Design fp2_sub_add_correction, start of the top module:
module fp2_sub_add_correction
#(
  parameter RADIX = 32,
  parameter DIGITS = 14,
  parameter DIGITS_LOG = ( 
  (DIGITS <= 2) ? 1 : 
  (DIGITS <= 4) ? 2 : 
  (DIGITS <= 8) ? 3 : 
  (DIGITS <= 16) ? 4 : 
  (DIGITS <= 32) ? 5 : 
  (DIGITS <= 64) ? 6 : 
  (DIGITS <= 128) ? 7 : 
  (DIGITS <= 256) ? 8 : 
  (DIGITS <= 512) ? 9 : 
  (DIGITS <= 1024) ? 10 : 
  (DIGITS <= 2048) ? 11 : 
  (DIGITS <= 4096) ? 12 : 
  (DIGITS <= 8192) ? 13 : 
  (DIGITS <= 16384) ? 14 : 
  (DIGITS <= 32768) ? 15 : 
  (DIGITS <= 65536) ? 16 : 
  (DIGITS <= 131072) ? 17 : 
  (DIGITS <= 262144) ? 18 : 
  (DIGITS <= 524288) ? 19 : 
  (DIGITS <= 1048576) ? 20 : 
  (DIGITS <= 2097152) ? 21 : 
  (DIGITS <= 4194304) ? 22 : 
  (DIGITS <= 8388608) ? 23 : 
  (DIGITS <= 16777216) ? 24 : 
  (DIGITS <= 33554432) ? 25 : 
  (DIGITS <= 67108864) ? 26 : 
  (DIGITS <= 134217728) ? 27 : 
  (DIGITS <= 268435456) ? 28 : 
  (DIGITS <= 536870912) ? 29 : 
  (DIGITS <= 1073741824) ? 30 : 
  -1), 
  parameter FILE_CONST_PX2 = "px2.mem",
  parameter FILE_CONST_PX4 = "px4.mem"
)
(
  input wire start,
  input wire rst,
  input wire clk,
  input wire [2:0] cmd,  
  input wire extension_field_op,  
  output wire mem_a_0_rd_en,
  output wire [DIGITS_LOG-1:0] mem_a_0_rd_addr,
  input  wire [RADIX-1:0] mem_a_0_dout,
  output wire mem_a_1_rd_en,
  output wire [DIGITS_LOG-1:0] mem_a_1_rd_addr,
  input  wire [RADIX-1:0] mem_a_1_dout,
  output wire mem_b_0_rd_en,
  output wire [DIGITS_LOG-1:0] mem_b_0_rd_addr,
  input  wire [RADIX-1:0] mem_b_0_dout,
  output wire mem_b_1_rd_en,
  output wire [DIGITS_LOG-1:0] mem_b_1_rd_addr,
  input  wire [RADIX-1:0] mem_b_1_dout,
  output wire px2_mem_rd_en,
  output wire [DIGITS_LOG-1:0] px2_mem_rd_addr,
  input  wire [RADIX-1:0] px2_mem_dout,
  output wire px4_mem_rd_en,
  output wire [DIGITS_LOG-1:0] px4_mem_rd_addr,
  input  wire [RADIX-1:0] px4_mem_dout,
  input wire mem_c_0_rd_en,
  input wire [DIGITS_LOG-1:0] mem_c_0_rd_addr,
  output  wire [RADIX-1:0] mem_c_0_dout,
  input wire mem_c_1_rd_en,
  input wire [DIGITS_LOG-1:0] mem_c_1_rd_addr,
  output  wire [RADIX-1:0] mem_c_1_dout,
  output reg busy,
  output reg done
);
Settings: LEC_CHECK=0, ABC_AREA=0, CAP_MARGIN=30, CORE_MARGIN=2, CORE_UTILIZATION=67, CTS_CLUSTER_SIZE=25, GPL_ROUTABILITY_DRIVEN=1, HOLD_SLACK_MARGIN=0.3, SETUP_SLACK_MARGIN=0.94, SLEW_MARGIN=20; clock period 3.19 ns.
run.sh (not shown) runs the stock make flow with config.mk's settings and CLKGATE_MAP_FILE=.
The baseline reached the layout checks and failed them: setup timing.
Edit:
- ABC_AREA: 0 -> unset
- CAP_MARGIN: 30 -> 20
- CORE_UTILIZATION: 67 -> 25
- CTS_CLUSTER_SIZE: 25 -> unset
- GPL_ROUTABILITY_DRIVEN: 1 -> unset
- HOLD_SLACK_MARGIN: 0.3 -> unset
- PLACE_DENSITY: unset -> 0.6
- SETUP_SLACK_MARGIN: 0.94 -> unset
- clock period: 3.19 -> 7.39 ns (I/O delays scaled with it)
After rerunning: The new run finished clean; critical path depth rose by 1; worst setup slack gains 2.0 ns; wire length came out lower by 14%; clock power goes down by 59%; design area falls by 4.8%; synthesized area is unchanged; hold slack improves by 0.13 ns; die area goes up to 2.7 times its value; utilization falls by 54 points; via count is lower by 16%.
Edit:
- ABC_AREA: unset -> 1
- CORE_UTILIZATION: 25 -> 72
- CTS_CLUSTER_SIZE: unset -> 14
- clock period: 7.39 -> 4.78 ns (I/O delays scaled with it)
Result: With this change the flow finished with setup timing left; sequential power rises by 55%; cell area grows by 0.63%; first-iteration DRC count rises to 2.6 times its value; area after synthesis rose by 2.1%; total power came out higher by 62%.
Edit:
- ABC_AREA: 1 -> unset
- CORE_UTILIZATION: 72 -> 40
- CTS_CLUSTER_SIZE: 14 -> unset
- SETUP_SLACK_MARGIN: unset -> 0.41
- clock period: 4.78 -> 4.82 ns (I/O delays scaled with it)
What happened: The new run produced a clean layout. Hold slack improved by 0.026 ns. Combinational power drops by about 23%. Register-to-register slack gets better by 0.26 ns. Cell area climbs by 1.2%. Core utilization falls by 36 points. Total power is lower by about 1.8%. Global-route usage drops by 26 points. Sequential share of layout area falls by 0.67 points. Via count went down by 28%.
Edit:
- CORE_UTILIZATION: 40 -> 71
- PLACE_DENSITY: 0.6 -> unset
- SETUP_SLACK_MARGIN: 0.41 -> unset
- clock period: 4.82 -> 4.1 ns (I/O delays scaled with it)
What happened: Setup slack is worse by 0.37 ns. Core utilization increases by 36 points. Total power goes up by about a fifth. Routed wire length went up by about a fifth. Cell count decreases by roughly a tenth. Synthesized cell count is unchanged.
Power and IR drop assume default switching activity.
